==> inputs of run a <==
Design AYUMU, start of the top module:
module AYUMU(
	input CLK,
	input RST,
	input [31:0] INPUT,
	output [31:0] OUTPUT,
	output [15:0] IADDR,
	input [15:0] IDATA
);
export LEC_CHECK = 0
export ABC_AREA = 1
export CAP_MARGIN = 15
export CORE_MARGIN = 2
export CORE_UTILIZATION = 72
export CTS_CLUSTER_DIAMETER = 87
export CTS_CLUSTER_SIZE = 10
export PLACE_DENSITY = 0.36
export SETUP_SLACK_MARGIN = 2.31
export SLEW_MARGIN = 20
export TNS_END_PERCENT = 25
create_clock -name core_clock -period 7.69 [get_ports {CLK}]
run.sh (not shown) runs the stock make flow with config.mk's settings and CLKGATE_MAP_FILE=.
==> run b (differences from run a) <==
ABC_AREA = not set   (was 1)
CAP_MARGIN = 20   (was 15)
CORE_UTILIZATION = 40   (was 72)
CTS_CLUSTER_DIAMETER = not set   (was 87)
CTS_CLUSTER_SIZE = 70   (was 10)
MAX_ROUTING_LAYER = met4   (was not set)
PLACE_DENSITY = not set   (was 0.36)
SETUP_SLACK_MARGIN = not set   (was 2.31)
TNS_END_PERCENT = not set   (was 25)
==> flow/constraint.sdc (replaced) <==
create_clock -name core_clock -period 6.0 [get_ports {CLK}]
set_input_delay 1.2000 -clock core_clock [delete_from_list [all_inputs] [get_ports {CLK}]]
set_output_delay 1.2000 -clock core_clock [all_outputs]
set_load 0.01 [all_outputs]
==> run c (differences from run a) <==
ABC_AREA = not set   (was 1)
CAP_MARGIN = 20   (was 15)
CELL_PAD_IN_SITES_DETAIL_PLACEMENT = 0   (was not set)
CORE_MARGIN = 3   (was 2)
CORE_UTILIZATION = 70   (was 72)
CTS_CLUSTER_DIAMETER = 55   (was 87)
CTS_CLUSTER_SIZE = not set   (was 10)
MAX_ROUTING_LAYER = met4   (was not set)
MIN_ROUTING_LAYER = met1   (was not set)
PLACE_DENSITY = not set   (was 0.36)
SETUP_SLACK_MARGIN = 1.01   (was 2.31)
TNS_END_PERCENT = 100   (was 25)
==> flow/constraint.sdc (replaced) <==
create_clock -name core_clock -period 3.83 [get_ports {CLK}]
set_input_delay 0.7660 -clock core_clock [delete_from_list [all_inputs] [get_ports {CLK}]]
set_output_delay 0.7660 -clock core_clock [all_outputs]
set_load 0.01 [all_outputs]
==> flow_metrics.py <==
# Generated from Yosys and OpenROAD reports
metrics = {
    "finish": {
        "clockNetworkAreaShare_pct": 6.39,
    },
    "sta": {
        "setup_viol": 4,
        "slew_viol_final": 60,
        "setup_ws_ns": -0.477,
    },
    "synthesis": {
        "xor_area_share_pct": 1.02,
    },
    "status": {
        "so_faults": "max-slew violations, negative setup slack",
        "status": "failed layout checks",
    },
}
Source of the figures above: run c

==> flow_metrics.py <==
# Generated from Yosys and OpenROAD reports
metrics = {
    "status": {
        "status": "finished clean",
    },
    "synthesis": {
        "xor_area_share_pct": 0.374,
    },
    "sta": {
        "slew_viol_final": 0,
        "setup_viol": 0,
    },
    "finish": {
        "clockNetworkAreaShare_pct": 6.65,
    },
}
Source of the figures above: run a

==> flow_metrics.py <==
# Generated from Yosys and OpenROAD reports
metrics = {
    "sta": {
        "slew_viol_final": 0,
        "setup_viol": 0,
        "setup_ws_ns": 0.917,
    },
    "status": {
        "status": "finished clean",
    },
    "synthesis": {
        "xor_area_share_pct": 1.02,
    },
    "pwr": {
        "switching_share_pct": 27.2,
    },
}
Source of the figures above: run b


==> inputs of run P <==
Starting RTL as in the previous note.
// AYUMU
module AYUMU(
	input CLK,
	input RST,
	input [31:0] INPUT,
	output [31:0] OUTPUT,
	output [15:0] IADDR,
	input [15:0] IDATA
);
==> flow/config.mk <==
export PLATFORM = sky130hd
export DESIGN_NAME = AYUMU
export DESIGN_NICKNAME = AYUMU
export VERILOG_FILES = /design/flow/design.v
export SDC_FILE = /design/flow/constraint.sdc
export NUM_CORES = 4
export LEC_CHECK = 0
export CAP_MARGIN = 20
export CELL_PAD_IN_SITES_DETAIL_PLACEMENT = 1
export CORE_MARGIN = 2
export CORE_UTILIZATION = 64
export CTS_CLUSTER_SIZE = 58
export MAX_ROUTING_LAYER = met5
export MIN_ROUTING_LAYER = met1
export PLACE_DENSITY_LB_ADDON = 0.27
export SETUP_SLACK_MARGIN = 1.02
export SLEW_MARGIN = 40
export TNS_END_PERCENT = 100
==> flow/constraint.sdc <==
create_clock -name core_clock -period 4.3 [get_ports {CLK}]
set_input_delay 0.8600 -clock core_clock [delete_from_list [all_inputs] [get_ports {CLK}]]
set_output_delay 0.8600 -clock core_clock [all_outputs]
set_load 0.01 [all_outputs]
==> run M (differences from run P) <==
==> flow/config.mk (replaced) <==
export PLATFORM = sky130hd
export DESIGN_NAME = AYUMU
export DESIGN_NICKNAME = AYUMU
export VERILOG_FILES = /design/flow/design.v
export SDC_FILE = /design/flow/constraint.sdc
export NUM_CORES = 4
export LEC_CHECK = 0
export CAP_MARGIN = 20
export CORE_MARGIN = 2
export CORE_UTILIZATION = 40
export SLEW_MARGIN = 20
==> flow/constraint.sdc (replaced) <==
create_clock -name core_clock -period 4.61 [get_ports {CLK}]
set_input_delay 0.9220 -clock core_clock [delete_from_list [all_inputs] [get_ports {CLK}]]
set_output_delay 0.9220 -clock core_clock [all_outputs]
set_load 0.01 [all_outputs]
==> results.txt <==
total CTS buffers: 284
die footprint: 286,000 um^2
met3 usage: 4.30%
placed instance area: 122,000 um^2
core area: 280,000 um^2
DP Wirelength: 204,000 um
die height: 535 um
global route total overflow: 0
gpl congestion: 0.955
met2 GRT Util: 32.4%
# resized after CTS: 0
Die Width: 535 um
run status: timing/DRC/antenna clean
met1 GRT Util: 31.0%
That was run M.
==> results.txt <==
run status: aborted with a tool error
met2 GRT Util: 94.0%
Die Width: 424 um
core area: 176,000 um^2
last stage reached: global routing
global route total overflow: 498
gpl congestion: 0.988
Stop Error: [ERROR GRT-0232] Routing congestion too high. Check the congestion heatmap in the GUI.
That was run P.

==> exp/violet <==
Starting RTL as in the previous note.
clock: 10.0 ns
lec_check: 0
abc_area: 1
cap_margin: 20
cell_pad_in_sites_detail_placement: 0
core_margin: 2
core_utilization: 67
gpl_routability_driven: 0
gpl_timing_driven: 0
hold_slack_margin: 0.16
max_routing_layer: met4
min_routing_layer: met2
slew_margin: 30
==> exp/quartz (differences from exp/violet) <==
ABC_AREA = not set   (was 1)
CELL_PAD_IN_SITES_DETAIL_PLACEMENT = not set   (was 0)
CORE_UTILIZATION = 22   (was 67)
GPL_ROUTABILITY_DRIVEN = not set   (was 0)
GPL_TIMING_DRIVEN = not set   (was 0)
HOLD_SLACK_MARGIN = not set   (was 0.16)
MAX_ROUTING_LAYER = not set   (was met4)
MIN_ROUTING_LAYER = not set   (was met2)
SLEW_MARGIN = 20   (was 30)
==> flow/constraint.sdc (replaced) <==
create_clock -name core_clock -period 11.1 [get_ports {CLK}]
set_input_delay 2.2200 -clock core_clock [delete_from_list [all_inputs] [get_ports {CLK}]]
set_output_delay 2.2200 -clock core_clock [all_outputs]
set_load 0.01 [all_outputs]
==> qor summary <==
item	exp/violet	exp/quartz
Outcome	stopped before the end	timing/DRC/antenna clean
Stage where the flow stopped	5_1_grt	-
Gate count after technology mapping	10820	6659
Die Wd	417.8 µm	719.7 µm
Dpl ws	2.338 ns	4.217 ns
Sequential element share of the synthesized area	66.72%	67.92%
Core ar.	0.1697 mm²	0.5098 mm²
Synthesized chip area reported by yosys	0.1147 mm²	0.1127 mm²
Area after DPL	0.1206 mm²	0.1210 mm²
MUX area fraction	0.008726%	17.20%
Buffers on Ports	94	97
Cell Area, Synth	0.1147 mm²	0.1127 mm²
Std-Cell Rows	151	262
Post-synthesis share of cell area spent on and, or, nand and nor gates	15.67%	6.402%
Fraction of post-synthesis cell area in the top cell type by area	63.56%	64.70%
Compound-Gate Fraction of Synth Area	11.87%	3.648%

==> job 2551 <==
AYUMU again, from the RTL that the note above started with.
clock: 10.0 ns
lec_check: 0
cap_margin: 20
core_margin: 2
core_utilization: 67
gpl_timing_driven: 0
slew_margin: 25
==> job 6854 (differences from job 2551) <==
Settings changed: CELL_PAD_IN_SITES_DETAIL_PLACEMENT set to 1, CORE_UTILIZATION 67 to 42, GPL_ROUTABILITY_DRIVEN set to 0, GPL_TIMING_DRIVEN 0 to 1, HOLD_SLACK_MARGIN set to 0.16, MAX_ROUTING_LAYER set to met4.
==> summary of the runs <==
Against job 2551, the fmax of job 6854 is lower by about 4%. Of job 2551 and job 6854, job 2551 has the higher utilization (gap 29 points). In job 6854 the die size is larger than in job 2551, by 59%. In job 2551 the clock skew is higher than in job 6854, by 30 ps. Of job 2551 and job 6854, job 6854 has the higher cell count (gap 9.5%, measured against job 6854). Against job 6854, the non-clock buffer count of job 2551 is higher by 372. Against job 2551, the first-iteration DRC count of job 6854 is smaller by 34%. Flip-flop count is the same in job 6854 and job 2551. Between job 2551 and job 6854, the lower worst setup slack is in job 6854 (gap 280 ps).
==> figures <==
metric	job 6854	job 2551
Result of the run	finished clean	finished clean
Capture endpoint of the worst hold path	REG_WB.INT_PREV_PC[0]$_SDFFE_PP0P_	REG_WB.INT_PREV_PC[9]$_SDFFE_PP0P_
WL met1	136,000 um	118,000 um
Total power per unit cell area	224 nW/um2	227 nW/um2
Clock buffer and inverter area fraction after layout	7.10%	6.56%
Signal buffers share of area	1.73%	3.94%
Horizontal die dimension	522 um	414 um
Layout area overhead	12.0%	12.4%
Delay of the slowest cell on the worst path	1140 ps	1030 ps
Proportion of cell area occupied by multi-input gates	26.5%	26.4%
Clock buffers created by TritonCTS	283	277
Number of warnings the tools reported	61	46
Power drawn by the clock network	0.0103 W	0.00989 W
Via density	6.10	7.33
Total routed wirelength	329,000 um	378,000 um
Fin worst setup slack	3090 ps	3370 ps
Global router's overall resource usage	24.6%	44.5%
Flop share of the area	60.7%	60.4%
Fin area	126,000 um2	127,000 um2
Seq. cell area	76,600 um2	76,500 um2

==> job 5681: inputs <==
Starting RTL as in the previous note.
Settings: LEC_CHECK=0, ABC_AREA=1, CAP_MARGIN=20, CORE_MARGIN=2, CORE_UTILIZATION=72, CTS_CLUSTER_DIAMETER=387, CTS_CLUSTER_SIZE=15, PLACE_DENSITY=0.4, SETUP_SLACK_MARGIN=0.33, SLEW_MARGIN=20; clock period 3.83 ns.
==> job 6958: changes against job 5681 <==
CAP_MARGIN = 15   (was 20)
CTS_CLUSTER_DIAMETER = 87   (was 387)
CTS_CLUSTER_SIZE = default   (was 15)
PLACE_DENSITY = 0.36   (was 0.4)
SETUP_SLACK_MARGIN = default   (was 0.33)
==> flow/constraint.sdc (replaced) <==
create_clock -name core_clock -period 7.69 [get_ports {CLK}]
set_input_delay 1.5380 -clock core_clock [delete_from_list [all_inputs] [get_ports {CLK}]]
set_output_delay 1.5380 -clock core_clock [all_outputs]
set_load 0.01 [all_outputs]
==> job 4898: changes against job 5681 <==
ABC_AREA = default   (was 1)
CELL_PAD_IN_SITES_DETAIL_PLACEMENT = 0   (was default)
CORE_MARGIN = 3   (was 2)
CTS_CLUSTER_DIAMETER = default   (was 387)
CTS_CLUSTER_SIZE = default   (was 15)
MAX_ROUTING_LAYER = met4   (was default)
MIN_ROUTING_LAYER = met1   (was default)
PLACE_DENSITY = default   (was 0.4)
SETUP_SLACK_MARGIN = -0.27   (was 0.33)
TNS_END_PERCENT = 100   (was default)
==> flow/constraint.sdc (replaced) <==
create_clock -name core_clock -period 3.86 [get_ports {CLK}]
set_input_delay 0.7720 -clock core_clock [delete_from_list [all_inputs] [get_ports {CLK}]]
set_output_delay 0.7720 -clock core_clock [all_outputs]
set_load 0.01 [all_outputs]
==> results <==
Outcome: job 6958 finished clean; job 5681 failed layout checks; job 4898 did not finish
Last stage reached: job 6958 -; job 5681 -; job 4898 global routing (5_1_grt)
Violated checks: job 6958 -; job 5681 setup timing; job 4898 -
Synthesized-area fraction occupied by xor and xnor cells: job 6958 0.00374; job 5681 0.00374; job 4898 0.0102
Share of total power in sequential cells: job 6958 0.446; job 5681 0.465; job 4898 -
Number of setup buffers added after CTS: job 6958 0; job 5681 10; job 4898 18
Worst-skew pair later-pin latency: job 6958 0.93 ns; job 5681 0.85 ns; job 4898 -
Heaviest power group: job 6958 sequential cells; job 5681 sequential cells; job 4898 -
First-pass iteration count of the detailed router: job 6958 9; job 5681 9; job 4898 -
Inverters: job 6958 494; job 5681 494; job 4898 -
TritonCTS buffer count: job 6958 275; job 5681 191; job 4898 240
Count of instances resized after the clock tree is built: job 6958 0; job 5681 29; job 4898 40
Number of distinct library cells after synthesis: job 6958 59; job 5681 59; job 4898 109
Flops: job 6958 2609; job 5681 2609; job 4898 -
Leak pwr: job 6958 43.3 nW; job 5681 45.7 nW; job 4898 -

==> inputs of v26 <==
AYUMU again, from the RTL that the note above started with.
make LEC_CHECK=0 ABC_AREA=1 CAP_MARGIN=10 CORE_MARGIN=2 CORE_UTILIZATION=70 CTS_CLUSTER_SIZE=73 HOLD_SLACK_MARGIN=0.29 SETUP_SLACK_MARGIN=-0.26 SLEW_MARGIN=20 finish   # period 4.62 ns
==> inputs of v8, as changes to v26 <==
==> flow/config.mk (replaced) <==
export PLATFORM = sky130hd
export DESIGN_NAME = AYUMU
export DESIGN_NICKNAME = AYUMU
export VERILOG_FILES = /design/flow/design.v
export SDC_FILE = /design/flow/constraint.sdc
export NUM_CORES = 4
export LEC_CHECK = 0
export CAP_MARGIN = 20
export CORE_MARGIN = 2
export CORE_UTILIZATION = 55
export SLEW_MARGIN = 20
==> flow/constraint.sdc (replaced) <==
create_clock -name core_clock -period 6.11 [get_ports {CLK}]
set_input_delay 1.2220 -clock core_clock [delete_from_list [all_inputs] [get_ports {CLK}]]
set_output_delay 1.2220 -clock core_clock [all_outputs]
set_load 0.01 [all_outputs]
==> inputs of v39, as changes to v26 <==
==> flow/config.mk (replaced) <==
export PLATFORM = sky130hd
export DESIGN_NAME = AYUMU
export DESIGN_NICKNAME = AYUMU
export VERILOG_FILES = /design/flow/design.v
export SDC_FILE = /design/flow/constraint.sdc
export NUM_CORES = 4
export LEC_CHECK = 0
export CAP_MARGIN = 20
export CELL_PAD_IN_SITES_DETAIL_PLACEMENT = 2
export CELL_PAD_IN_SITES_GLOBAL_PLACEMENT = 1
export CORE_ASPECT_RATIO = 1.61
export CORE_MARGIN = 5
export CORE_UTILIZATION = 15
export CTS_CLUSTER_DIAMETER = 309
export GPL_ROUTABILITY_DRIVEN = 1
export MAX_ROUTING_LAYER = met4
export PLACE_DENSITY_LB_ADDON = 0.02
export SETUP_SLACK_MARGIN = -0.08
export SLEW_MARGIN = 0
==> flow/constraint.sdc (replaced) <==
create_clock -name core_clock -period 6.09 [get_ports {CLK}]
set_input_delay 1.2180 -clock core_clock [delete_from_list [all_inputs] [get_ports {CLK}]]
set_output_delay 1.2180 -clock core_clock [all_outputs]
set_load 0.01 [all_outputs]
==> impl_metrics.env <==
# yosys + openroad results
export IMPL_status="complete, no violations"
export IMPL_slowest_stage="fa_1"
export IMPL_leakagePower_nw=44.0
export IMPL_inv_count=151
export IMPL_reg2reg_from="REG_DC.REG_A[6]"
export IMPL_cts_buffer_depth=5
export IMPL_cp_num_buf_inv=6
export IMPL_numCtsBuffers=338
export IMPL_routed_wl_mm=547
export IMPL_nFillCells=81900
export IMPL_dp_cells=17000
export IMPL_warning_count=69
export IMPL_wl_met1_mm=201
export IMPL_powerSeq_w=0.0210
export IMPL_vias=64600
The numbers above come from v39.

==> impl_metrics.env <==
# yosys + openroad results
export IMPL_status="complete, no violations"
export IMPL_r2r_slack_ns=0.12
export IMPL_wl_met1_mm=125
export IMPL_hold_ws_ns=0.457
export IMPL_cp_num_buf_inv=4
export IMPL_nFillCells=9502
export IMPL_leakagePower_nw=45.6
export IMPL_reg2reg_from="REG_DC.REG_B[0]"
export IMPL_cts_buffer_depth=4
export IMPL_powerSeq_w=0.0273
export IMPL_vias=90200
export IMPL_warning_count=98
export IMPL_routed_wl_mm=354
The numbers above come from v26.

==> impl_metrics.env <==
# yosys + openroad results
export IMPL_dp_cells=9230
export IMPL_numCtsBuffers=290
export IMPL_comb_area_share_pct=26.6
export IMPL_grt_pass1_vias=62300
export IMPL_syn_area_um2=113000
export IMPL_wl_met1_mm=129
export IMPL_pwr_share_clk_pct=36.4
export IMPL_vias=62800
export IMPL_nFillCells=14900
export IMPL_warning_count=65
export IMPL_cp_num_buf_inv=3
export IMPL_powerSeq_w=0.0209
export IMPL_leakagePower_nw=40.5
export IMPL_reg2reg_from="REG_DC.REG_A[4]"
export IMPL_routed_wl_mm=308
export IMPL_hold_ws_ns=0.454
export IMPL_cts_root_buf="clkbuf_16"
export IMPL_status="complete, no violations"
The numbers above come from v8.

Power figures rest on the tool's default switching activity, not on a simulated workload.
